branch maple:
Design SuperBallPickupMasterRotaryChampionDeluxe5, start of the top module:
module SuperBallPickupMasterRotaryChampionDeluxe5(
	input LeftA,
	input LeftB,
	input RightA,
	input RightB,
	input LeftA2,
	input LeftB2,
	input RightA2,
	input RightB2,
	input wire clk,			 
	input wire reset,			 
	output wire [6:0] seg,	 
	output wire [3:0] an,	 
	output wire dp,			 
	output wire [2:0] red,	 
	output wire [2:0] green, 
	output wire [1:0] blue,	 
	output wire hsync,		 
	output wire vsync,			 
	output resetOut
	);
Settings: LEC_CHECK=0, ABC_AREA=1, CAP_MARGIN=20, CORE_MARGIN=2, CORE_UTILIZATION=72, GPL_ROUTABILITY_DRIVEN=0, PLACE_DENSITY_LB_ADDON=0.01, SETUP_SLACK_MARGIN=1.46, SLEW_MARGIN=20; clock period 5.67 ns.
run.sh (not shown) runs the stock make flow with config.mk's settings and CLKGATE_MAP_FILE=.
branch maple finished every stage and its layout cleared the timing, design-rule and antenna checks.
Input changes introduced in branch violet (baseline for comparison: branch maple):
Settings: a deleted SETUP_SLACK_MARGIN that had been 1.46; a deleted GPL_ROUTABILITY_DRIVEN that had been 0; a deleted PLACE_DENSITY_LB_ADDON that had been 0.01; a change of the clock period (ns, I/O delays scaled along) from 5.67 to 10.4.
### Flow results
Die size: branch maple vs branch violet identical
Slowest library cell on the worst path: dfrtp_1 -> branch violet, dfstp_2 -> branch maple
Lower switching power of the nets was reported by branch violet, not branch maple.
branch violet ended with every stage complete and zero timing, DRC or antenna violations.
~same met3 track demand over resource in branch maple and branch violet

---

yarrow:
SuperBallPickupMasterRotaryChampionDeluxe5 again, from the RTL that the note above started with.
## SuperBallPickupMasterRotaryChampionDeluxe5
module SuperBallPickupMasterRotaryChampionDeluxe5(
	input LeftA,
	input LeftB,
	input RightA,
	input RightB,
	input LeftA2,
	input LeftB2,
	input RightA2,
	input RightB2,
	input wire clk,			 
	input wire reset,			 
	output wire [6:0] seg,	 
	output wire [3:0] an,	 
	output wire dp,			 
	output wire [2:0] red,	 
	output wire [2:0] green, 
	output wire [1:0] blue,	 
	output wire hsync,		 
	output wire vsync,			 
	output resetOut
	);
export LEC_CHECK = 0
export CAP_MARGIN = 20
export CORE_MARGIN = 2
export CORE_UTILIZATION = 40
export SLEW_MARGIN = 20
create_clock -name core_clock -period 10.1 [get_ports {clk}]
Edits applied to the flow inputs when going from yarrow to zinc:
==> flow/constraint.sdc <==
create_clock -name core_clock -period 20.0 [get_ports {clk}]
set_input_delay 4.0000 -clock core_clock [delete_from_list [all_inputs] [get_ports {clk}]]
set_output_delay 4.0000 -clock core_clock [all_outputs]
set_load 0.01 [all_outputs]
==> comparison <==
- zinc was carried through to the last stage, and its layout satisfied the timing, design-rule and antenna checks.
- yarrow → zinc: share of power burned in the clock network up 0.3 points, sequential share of layout area roughly the same.
- Summary of zinc over yarrow: number of global-route vias before repair flat, post-detailed-route via-to-cell ratio flat, effective utilization at floorplan flat, async set-reset flop share out of synthesis flat, total number of vias flat.
- Run comparison: zinc worst setup path endpoint green[0]; yarrow worst setup path endpoint blue[0]
- Setup slack after layout (higher): zinc
Edits applied to the flow inputs when going from zinc to cedar:
-- flow/config.mk --
<<< zinc, line 8
export CAP_MARGIN = 20
export CORE_MARGIN = 2
export CORE_UTILIZATION = 40
export SLEW_MARGIN = 20
>>> cedar, line 8
export CAP_MARGIN = 20
export CORE_MARGIN = 2
export CORE_UTILIZATION = 66
export SETUP_SLACK_MARGIN = 3.77
export SLEW_MARGIN = 20
==> flow/constraint.sdc <==
create_clock -name core_clock -period 13.6 [get_ports {clk}]
set_input_delay 2.7200 -clock core_clock [delete_from_list [all_inputs] [get_ports {clk}]]
set_output_delay 2.7200 -clock core_clock [all_outputs]
set_load 0.01 [all_outputs]
Results
cedar completed every stage of the flow, and the final layout passed the timing, design-rule and antenna checks.
As far as clock slew seen by the registers of the worst setup and hold paths is concerned, zinc and cedar perform about the same.
Going from zinc to cedar, worst max-slew margin expressed relative to the limit shrinks by 0.19 points.
cedar vs zinc: number of tap instances down by more than a quarter
Number of design-rule violations left by the first detailed-router iteration delta (cedar − zinc): unfavourable
Modified inputs, garnet compared to cedar
-- flow/config.mk --
<<< cedar, line 9
export CORE_MARGIN = 2
export CORE_UTILIZATION = 66
export SETUP_SLACK_MARGIN = 3.77
export SLEW_MARGIN = 20
>>> garnet, line 9
export CORE_MARGIN = 2
export CORE_UTILIZATION = 66
export CTS_CLUSTER_DIAMETER = 354
export CTS_CLUSTER_SIZE = 25
export HOLD_SLACK_MARGIN = 0.29
export SETUP_SLACK_MARGIN = -0.4
export SLEW_MARGIN = 20
==> flow/constraint.sdc <==
create_clock -name core_clock -period 8.69 [get_ports {clk}]
set_input_delay 1.7380 -clock core_clock [delete_from_list [all_inputs] [get_ports {clk}]]
set_output_delay 1.7380 -clock core_clock [all_outputs]
set_load 0.01 [all_outputs]
==> comparison <==
garnet finished all stages; the layout is clean. Across both runs, finished layout cell area was lower for garnet than for cedar. garnet ends up with a clock power that is about 10% lower than in cedar. As far as count of placed standard cells including taps is concerned, cedar and garnet perform about the same. Count of final max-slew check failures came out exactly the same in garnet and cedar. The final reports for garnet and cedar show area overhead of the layout relative to synthesis lower in the former. Delta (garnet minus cedar): average footprint of a synthesized cell shows no meaningful change; area after synthesis shows no meaningful change; sum of overflow across all layers after global routing shows no meaningful change; final net count shows a reduction of about 0.7%.

---

## pepper
SuperBallPickupMasterRotaryChampionDeluxe5 again, from the RTL that the note above started with.
clock: 5.63 ns
lec_check: 0
abc_area: 1
cap_margin: 20
core_margin: 2
core_utilization: 72
cts_cluster_size: 72
max_routing_layer: met4
place_density_lb_addon: 0.01
setup_slack_margin: 0.92
slew_margin: 20
Having completed the whole flow, pepper delivered a layout that passed the timing, design-rule and antenna checks.
Inputs modified between pepper and quartz:
Settings: putting CTS_CLUSTER_DIAMETER at 376 where nothing was set; swapping 0.92 for 1.51 in SETUP_SLACK_MARGIN; clearing CTS_CLUSTER_SIZE, which used to be 72; putting HOLD_SLACK_MARGIN at -0.09 where nothing was set; clearing MAX_ROUTING_LAYER, which used to be met4; clearing PLACE_DENSITY_LB_ADDON, which used to be 0.01.
==> comparison <==
- The flow did not stop early for quartz: all stages ran, and the layout cleared the timing, design-rule and antenna checks.
- Post-layout total power improves in quartz relative to pepper.
- Summary of the comparison: pre-CTS setup slack is higher in quartz, relative to pepper.
- Changes observed in quartz relative to pepper: worst-margin pin slew lost 0.087 ns; half-perimeter wire length after placement lost about 1.3%; global-route usage over all layers lost 1.2 points.
- Worst max-slew margin expressed relative to the limit in quartz is 5.8 points higher than in pepper
Edits applied to the flow inputs when going from quartz to amber:
Settings: CTS_CLUSTER_SIZE newly set to 72; HOLD_SLACK_MARGIN removed (was -0.09); SETUP_SLACK_MARGIN changed from 1.51 to 1.25; CTS_CLUSTER_DIAMETER changed from 376 to 29; PLACE_DENSITY_LB_ADDON newly set to 0.01.
Notes after the runs:
Taking quartz as the reference point, the design internal power of amber rises by 38%.
[compare] base=quartz new=amber: highest clock frequency the design can meet now sits higher; wire length of the first global-routing pass has increased; global-route usage saw an increase.
| routed wire length | amber vs quartz | 7.2 mm higher |
Sequential share of cell area for amber: 1.8 points down relative to quartz
The final area number comes out higher for amber vs quartz.
Re number of sequential cells: no difference whatsoever between quartz and amber.
Compared with quartz, amber shows a higher number of non-clock buffers.
Compare quartz and amber | count of clock-buffer cells in the layout higher: amber
Clock power was lower in quartz than in amber.

---

v28:
SuperBallPickupMasterRotaryChampionDeluxe5 again, from the RTL that the note above started with.
## SuperBallPickupMasterRotaryChampionDeluxe5
module SuperBallPickupMasterRotaryChampionDeluxe5(
	input LeftA,
	input LeftB,
	input RightA,
	input RightB,
	input LeftA2,
	input LeftB2,
	input RightA2,
	input RightB2,
	input wire clk,			 
	input wire reset,			 
	output wire [6:0] seg,	 
	output wire [3:0] an,	 
	output wire dp,			 
	output wire [2:0] red,	 
	output wire [2:0] green, 
	output wire [1:0] blue,	 
	output wire hsync,		 
	output wire vsync,			 
	output resetOut
	);
make LEC_CHECK=0 ABC_AREA=1 CAP_MARGIN=0 CORE_MARGIN=2 CORE_UTILIZATION=72 CTS_CLUSTER_DIAMETER=321 CTS_CLUSTER_SIZE=15 GPL_ROUTABILITY_DRIVEN=0 PLACE_DENSITY_LB_ADDON=0.01 SETUP_SLACK_MARGIN=1.46 SLEW_MARGIN=20 finish   # period 5.67 ns
v28 went all the way through the flow, and no timing, DRC or antenna check failed.
## Diff of input files: v52 against v28
diff --git a/flow/config.mk b/flow/config.mk
--- a/flow/config.mk
+++ b/flow/config.mk
@@ -7,11 +7,8 @@
 export LEC_CHECK = 0
 export ABC_AREA = 1
-export CAP_MARGIN = 0
+export CAP_MARGIN = 20
 export CORE_MARGIN = 2
 export CORE_UTILIZATION = 72
-export CTS_CLUSTER_DIAMETER = 321
-export CTS_CLUSTER_SIZE = 15
-export GPL_ROUTABILITY_DRIVEN = 0
 export PLACE_DENSITY_LB_ADDON = 0.01
-export SETUP_SLACK_MARGIN = 1.46
+export SETUP_SLACK_MARGIN = 1.47
 export SLEW_MARGIN = 20
==> flow/constraint.sdc <==
create_clock -name core_clock -period 5.63 [get_ports {clk}]
set_input_delay 1.1260 -clock core_clock [delete_from_list [all_inputs] [get_ports {clk}]]
set_output_delay 1.1260 -clock core_clock [all_outputs]
set_load 0.01 [all_outputs]
Results
- v52 vs. v28: stage delay of the slowest cell on the critical path went up by 190 ps.
- Compared with v28, v52 shows a higher switching power summed over all nets.
- Vias per cell: v52 vs v28 up about 0.6%
- Compared with v28, v52 shows a number of H-tree levels that is 1 higher.
- Total power in v52 is 1500 uW above v28.
- Diff v28 -> v52: average routed wire per standard cell up 0.24 um, maximum VDD drop has increased, count of clock buffers in the final design grew by 2.
Setup changes, v52 to v44
diff --git a/flow/config.mk b/flow/config.mk
--- a/flow/config.mk
+++ b/flow/config.mk
@@ -10,5 +10,7 @@
 export CORE_MARGIN = 2
 export CORE_UTILIZATION = 72
-export PLACE_DENSITY_LB_ADDON = 0.01
-export SETUP_SLACK_MARGIN = 1.47
+export CTS_CLUSTER_DIAMETER = 376
+export CTS_CLUSTER_SIZE = 10
+export PLACE_DENSITY_LB_ADDON = 0.12
+export SETUP_SLACK_MARGIN = 1.65
 export SLEW_MARGIN = 20
Notes after the runs:
Proportion of register bits with asynchronous set or reset after synthesis: v52 vs v44 identical. Summary — period utilization, v44 relative to v52: lower, by 0.35 points. Taking v52 as the reference, in v44 count of cells along the worst register-to-register path increased by about 10% relative to the old numbers; power consumed by sequential cells held steady; total power after layout -8.5%; number of non-clock buffers has decreased; area overhead of the layout relative to synthesis went down by 1.3 points. Comparing v44 and v52, the lower clock-buffer cell count is on v52. v44 does worse than v52 on wire length.

---

Starting RTL as in the previous note.
// SuperBallPickupMasterRotaryChampionDeluxe5
module SuperBallPickupMasterRotaryChampionDeluxe5(
	input LeftA,
	input LeftB,
	input RightA,
	input RightB,
	input LeftA2,
	input LeftB2,
	input RightA2,
	input RightB2,
	input wire clk,			 
	input wire reset,			 
	output wire [6:0] seg,	 
	output wire [3:0] an,	 
	output wire dp,			 
	output wire [2:0] red,	 
	output wire [2:0] green, 
	output wire [1:0] blue,	 
	output wire hsync,		 
	output wire vsync,			 
	output resetOut
	);
Settings: LEC_CHECK=0, ABC_AREA=1, CAP_MARGIN=20, CORE_MARGIN=2, CORE_UTILIZATION=72, CTS_CLUSTER_DIAMETER=376, SETUP_SLACK_MARGIN=0.65, SLEW_MARGIN=20; clock period 5.63 ns.
Next try:
CTS_CLUSTER_DIAMETER = not set   (was 376)
MAX_ROUTING_LAYER = met4   (was not set)
PLACE_DENSITY_LB_ADDON = 0.01   (was not set)
SETUP_SLACK_MARGIN = 1.47   (was 0.65)
The new run went through all stages and came out clean.
Routed wire length grows by 1.0%.
Worst hold slack improved by 0.026 ns.
Clock skew went down by 0.0087 ns.
Count of clock-buffer cells in the layout drops by 4.
Die area does not change.
Register-to-register slack improves by 0.13 ns.
Next try:
CTS_CLUSTER_DIAMETER = 234   (was not set)
GPL_ROUTABILITY_DRIVEN = 0   (was not set)
MAX_ROUTING_LAYER = not set   (was met4)
The new run produced a clean layout. Sequential cell count does not change. Clock skew grows by 0.014 ns. Hold slack loses 0.016 ns. Synthesized area stays the same. Via count rose slightly. Cell count rises slightly. Register-to-register slack degrades by 0.02 ns. Die size does not change. Total power increases by a few percent. Setup slack loses 0.15 ns. Utilization rose by 0.96 points.
Next try:
CTS_CLUSTER_DIAMETER = 39   (was 234)
CTS_CLUSTER_SIZE = 72   (was not set)
GPL_ROUTABILITY_DRIVEN = not set   (was 0)
SETUP_SLACK_MARGIN = 1.25   (was 1.47)
The changed run passed the timing, design-rule and antenna checks.
Register-to-register slack loses 0.14 ns.
Critical path depth decreases by 5.
Worst setup slack improved by 0.16 ns.
Global-route usage went up by 1.4 points.
Power goes up by about a fifth.

---

== v31 ==
Starting RTL as in the previous note.
make LEC_CHECK=0 CAP_MARGIN=20 CELL_PAD_IN_SITES_GLOBAL_PLACEMENT=2 CORE_ASPECT_RATIO=0.69 CORE_MARGIN=2 CORE_UTILIZATION=40 MAX_ROUTING_LAYER=met4 SLEW_MARGIN=20 finish   # period 20.0 ns
For v2, these inputs were changed with respect to v31:
# v31
export LEC_CHECK = 0
export CAP_MARGIN = 20
export CELL_PAD_IN_SITES_GLOBAL_PLACEMENT = 2
export CORE_ASPECT_RATIO = 0.69
export CORE_MARGIN = 2
export CORE_UTILIZATION = 40
export MAX_ROUTING_LAYER = met4
export SLEW_MARGIN = 20
create_clock -name core_clock -period 20.0 [get_ports {clk}]
# v2
export LEC_CHECK = 0
export CAP_MARGIN = 20
export CORE_MARGIN = 2
export CORE_UTILIZATION = 63
export SLEW_MARGIN = 20
create_clock -name core_clock -period 11.9 [get_ports {clk}]
==> comparison <==
- v2 has met1 demand-to-capacity share in global routing above what v31 had.
- For the clock power share, v2 came in 1.9 points lower than v31 did.
- Comparing v2 and v31, total power is higher on v2.
- Relative to v31, the wire length of the first global-routing pass measured on v2 has decreased by a little under 10%.
- From v31 to v2 the numbers moved as follows: global-route usage has increased, global routing met2 resource utilization went up 18 points.
- red[0] as the end point of the critical path was reported by v31, and blue[0] by v2.
- Run comparison: v2 timing startpoint of the critical path rot.sumador2.result[2]; v31 timing startpoint of the critical path rot2.sumador2.result[0]
- Between v2 and v31, it is v2 whose number of placement rows is lower, by 4.
- Summary of v2 over v31: worst setup slack went down, worst hold slack went up.
Changes in v55 relative to v2:
# v2
export LEC_CHECK = 0
export CAP_MARGIN = 20
export CORE_MARGIN = 2
export CORE_UTILIZATION = 63
export SLEW_MARGIN = 20
create_clock -name core_clock -period 11.9 [get_ports {clk}]
# v55
export LEC_CHECK = 0
export ABC_AREA = 1
export CAP_MARGIN = 0
export CORE_MARGIN = 2
export CORE_UTILIZATION = 69
export SLEW_MARGIN = 20
create_clock -name core_clock -period 11.3 [get_ports {clk}]
==> results <==
v55 reached the end of the flow, and the finished layout is clean on the timing, design-rule and antenna checks.
Synthesized cell count went up by more than a quarter going from v2 to v55.
Of the two candidates, v2 has the better wire length reported by the detailed router and v55 the worse one.
In v55, the count of multi-input gates came out 26% above the value in v2.
Compared with v2, v55 shows number of cell instances on the worst register-to-register path higher by 3.
In the flow results for v2 and v55, the multi-input gate share of total cell area is larger on v2.
In v55, global-route wire length before repair is higher than in v2.
Between v2 and v55, post-synthesis simple-gate area fraction increased.
Diff v2 -> v55: register-to-register slack higher, reported net switching power +13%, total power consumption of the routed design higher.

---

Starting RTL as in the previous note.
Design SuperBallPickupMasterRotaryChampionDeluxe5, start of the top module:
module SuperBallPickupMasterRotaryChampionDeluxe5(
	input LeftA,
	input LeftB,
	input RightA,
	input RightB,
	input LeftA2,
	input LeftB2,
	input RightA2,
	input RightB2,
	input wire clk,			 
	input wire reset,			 
	output wire [6:0] seg,	 
	output wire [3:0] an,	 
	output wire dp,			 
	output wire [2:0] red,	 
	output wire [2:0] green, 
	output wire [1:0] blue,	 
	output wire hsync,		 
	output wire vsync,			 
	output resetOut
	);
wire segclk;
wire dclk;
assign dp = 1;
wire [15:0] posx;
wire [15:0] posy;
wire [15:0] posx2;
wire [15:0] posy2;
wire moved1;
wire moved2;
RotaryEncoders #(12'd100) rot(.clk(clk),.reset(reset), .LeftA(LeftA),.LeftB(LeftB),.RightA(RightA),.RightB(RightB),.result(posx),.result2(posy),.moved(moved1));
RotaryEncoders #(12'd400) rot2(.clk(clk),.reset(reset), .LeftA(LeftA2),.LeftB(LeftB2),.RightA(RightA2),.RightB(RightB2),.result(posx2),.result2(posy2),.moved(moved2));
clockdiv U1(.clk(clk),.clr(reset),.segclk(segclk),.dclk(dclk));
wire [3:0] score1;
wire [3:0] score2;
vga640x480 U3(.clk(clk),.pix_en(~dclk),.moved(moved1 | moved2),.clr(reset),.hsync(hsync),.vsync(vsync), .posx(posx), .posy(posy),  .posx2(posx2), .posy2(posy2), .red(red),.green(green),.blue(blue),.score1(score1),.score2(score2));
Display outputDisp(.clk(clk),.rst(reset),.A(4'b0001),.B(score1),.C(4'b0010),.D(score2),.numOut(seg),.transistor(an));
assign resetOut = reset;
endmodule
Settings: LEC_CHECK=0, ABC_AREA=1, CAP_MARGIN=20, CELL_PAD_IN_SITES_GLOBAL_PLACEMENT=0, CORE_ASPECT_RATIO=1.35, CORE_MARGIN=2, CORE_UTILIZATION=72, CTS_CLUSTER_SIZE=100, HOLD_SLACK_MARGIN=-0.08, MIN_ROUTING_LAYER=met1, PLACE_DENSITY=0.35, SETUP_SLACK_MARGIN=1.42, SLEW_MARGIN=20; clock period 5.63 ns.
The first run completed without violations.
Change:
Settings changed: CELL_PAD_IN_SITES_GLOBAL_PLACEMENT 0 to not set, CORE_ASPECT_RATIO 1.35 to not set, CTS_CLUSTER_SIZE 100 to not set, HOLD_SLACK_MARGIN -0.08 to not set, MAX_ROUTING_LAYER set to met4, MIN_ROUTING_LAYER met1 to not set, PLACE_DENSITY 0.35 to not set, PLACE_DENSITY_LB_ADDON set to 0.01, SETUP_SLACK_MARGIN 1.42 to 1.45.
=> The changed run produced a clean layout. Total power shrinks slightly. Via count is about the same. Setup slack gets worse by 0.022 ns. Design area shrinks slightly. Core utilization grows by 0.39 points. Sequential cell count does not change. Non-clock buffer count shrinks by 16. Hold slack hardly moves. Global-route usage grows by 0.50 points. Combinational power shrinks by a few percent.
Change:
Settings changed: CELL_PAD_IN_SITES_GLOBAL_PLACEMENT set to 0, CORE_ASPECT_RATIO set to 0.71, HOLD_SLACK_MARGIN set to 0.09, MIN_ROUTING_LAYER set to met1, SETUP_SLACK_MARGIN 1.45 to 1.42.
After rerunning:
- total power is lower by 1.7%
- fmax is lower by 5.3%
- sequential power stays flat
- area after synthesis stays the same
- worst setup slack loses 0.28 ns
- clock-buffer cell count is lower by 11
- global-route usage is higher by 1.1 points
Power is estimated from default activity; no workload was simulated.
